Design user_proj_mul32, start of the top module:
module user_proj_mul32 
(
    input wb_clk_i,
    input wb_rst_i,
    input wbs_stb_i,
    input wbs_cyc_i,
    input wbs_we_i,
    input [3:0] wbs_sel_i,
    input [31:0] wbs_dat_i,
    input [31:0] wbs_adr_i,
    output reg wbs_ack_o,
    output reg [31:0] wbs_dat_o,
    output [2:0] irq
);
    reg start;
    wire done;
    wire sys_clk;
    localparam MC_OFF = 8'h00, MP_OFF = 8'h04, P0_OFF = 8'h08, P1_OFF = 8'h0C;
    reg  [31:0]         MP, MC;
    wire [63:0]         P;
    wire                valid           = wbs_stb_i & wbs_cyc_i;
    wire                we              = wbs_we_i && valid;
    wire                re              = ~wbs_we_i && valid;
    wire [3:0]          byte_wr_en      = wbs_sel_i & {4{we}}; 
    wire                we_mp_reg       = we & (wbs_adr_i[7:0] == MP_OFF);
    wire                we_mc_reg       = we & (wbs_adr_i[7:0] == MC_OFF);
    wire                re_mp_reg       = re & (wbs_adr_i[7:0] == MP_OFF);
    wire                re_mc_reg       = re & (wbs_adr_i[7:0] == MC_OFF);
    wire                re_p0_reg       = re & (wbs_adr_i[7:0] == P0_OFF);
    wire                re_p1_reg       = re & (wbs_adr_i[7:0] == P1_OFF);
    assign sys_clk = wb_clk_i;
    always @(posedge sys_clk or posedge wb_rst_i) begin  
        if(wb_rst_i)
            MC <= 32'h0;
        else if(we_mc_reg)  
            MC <= wbs_dat_i;
    end
    always @(posedge sys_clk or posedge wb_rst_i) begin  
        if(wb_rst_i)
            MP <= 32'h0;
        else if(we_mp_reg) 
            MP <= wbs_dat_i;
    end 
    always @(posedge sys_clk or posedge wb_rst_i) begin  
        if(wb_rst_i)
            wbs_ack_o <= 0;
        else
        begin
            if ((we_mc_reg || we_mp_reg || (re_p0_reg && done) || (re_p1_reg && done)))
  ...
Size: about 860 cells after synthesis, about 270 flip-flops, about 110 I/O pins, ~11000 sq um of cells after synthesis.
==> flow/config.mk <==
export PLATFORM = sky130hd
export DESIGN_NAME = user_proj_mul32
export DESIGN_NICKNAME = user_proj_mul32
export VERILOG_FILES = /design/flow/design.v
export SDC_FILE = /design/flow/constraint.sdc
export NUM_CORES = 4
export LEC_CHECK = 0
export CAP_MARGIN = 40
export CORE_MARGIN = 6
export CORE_UTILIZATION = 22
export CTS_CLUSTER_DIAMETER = 358
export GPL_TIMING_DRIVEN = 0
export MIN_ROUTING_LAYER = met1
export PLACE_DENSITY = 0.59
export SLEW_MARGIN = 35
==> flow/constraint.sdc <==
create_clock -name core_clock -period 2.98 [get_ports {wb_clk_i}]
set_input_delay 0.5960 -clock core_clock [delete_from_list [all_inputs] [get_ports {wb_clk_i}]]
set_output_delay 0.5960 -clock core_clock [all_outputs]
set_load 0.01 [all_outputs]
run.sh (not shown) runs the stock make flow with config.mk's settings and CLKGATE_MAP_FILE=.
The first run completed without violations.
Then changed:
ABC_AREA = 1   (was unset)
CAP_MARGIN = 20   (was 40)
CORE_MARGIN = 2   (was 6)
CORE_UTILIZATION = 69   (was 22)
CTS_CLUSTER_DIAMETER = unset   (was 358)
GPL_TIMING_DRIVEN = unset   (was 0)
MIN_ROUTING_LAYER = unset   (was met1)
PLACE_DENSITY = unset   (was 0.59)
SLEW_MARGIN = 20   (was 35)
clock period = 5.89 ns   (was 2.98 ns; I/O delays follow)
Outcome:
- clock-buffer cell count fell by 9
- flip-flop count does not change
- global-route usage rose by 22 points
- design area fell by about 6%
- sequential power fell by about 50%
- final cell count fell by about 4%
- worst setup slack gets better by 2.0 ns
- first-iteration DRC count rose to 2.6 times its value
- combinational power fell by about 55%
- clock skew fell by 0.0043 ns
Then changed:
ABC_AREA = unset   (was 1)
CORE_UTILIZATION = 40   (was 69)
clock period = 4.5 ns   (was 5.89 ns; I/O delays follow)
The new run ran to the end with no violations. Worst hold slack gets better by 0.024 ns. Die area rises by about 66%. Setup slack gets worse by 0.66 ns. Synthesized cell count falls by about 36%. Sequential share of layout area falls by 0.49 points. Design area rises by about 1.1%. Total power rises by about 30%. Non-clock buffer count rises by 3. Utilization falls by 32 points. Wire length falls by about 20%.
Then changed:
CORE_UTILIZATION = 70   (was 40)
CTS_CLUSTER_SIZE = 40   (was unset)
clock period = 2.6 ns   (was 4.5 ns; I/O delays follow)
The changed run completed without violations.
Via count came out higher by a few percent.
Combinational power came out higher by well over a third.
Critical path depth stays the same.
Area after synthesis does not change.
Setup slack gets worse by 1.4 ns.
Routed wire length came out higher by a little under a tenth.
Synthesized cell count stays the same.
Global-route usage came out higher by 14 points.
Then changed:
CORE_UTILIZATION = 14   (was 70)
CTS_CLUSTER_SIZE = unset   (was 40)
clock period = 14.2 ns   (was 2.6 ns; I/O delays follow)
The changed run finished with timing, DRC and antenna clean.
Wire length grows by 13%.
Clock power shrinks by 80%.
Die area grows to 4.8 times its value.
Register-to-register slack gets better by 10 ns.
Non-clock buffer count shrinks by 20.
Worst setup slack gets better by 9.2 ns.
Global-route usage shrinks by 22 points.
Total power shrinks by 81%.
Critical path depth shrinks by 1.
First-iteration DRC count shrinks by 42%.
Via count shrinks by 2.9%.
Then changed:
CORE_UTILIZATION = 25   (was 14)
clock period = 4.5 ns   (was 14.2 ns; I/O delays follow)
Outcome: Total power goes up to 3.2 times its value. Design area goes down by 3.6%. Non-clock buffer count goes up by 7. Utilization goes up by 13 points. Count of clock-buffer cells in the layout goes down by 2. Die area goes down by 43%. Sequential power goes up to 3.2 times its value. Global-route usage goes up by 3.8 points. Worst hold slack gets worse by 0.015 ns. Setup slack gets worse by 7.8 ns. Via count goes down by 1.5%.
Power and IR drop assume default switching activity.
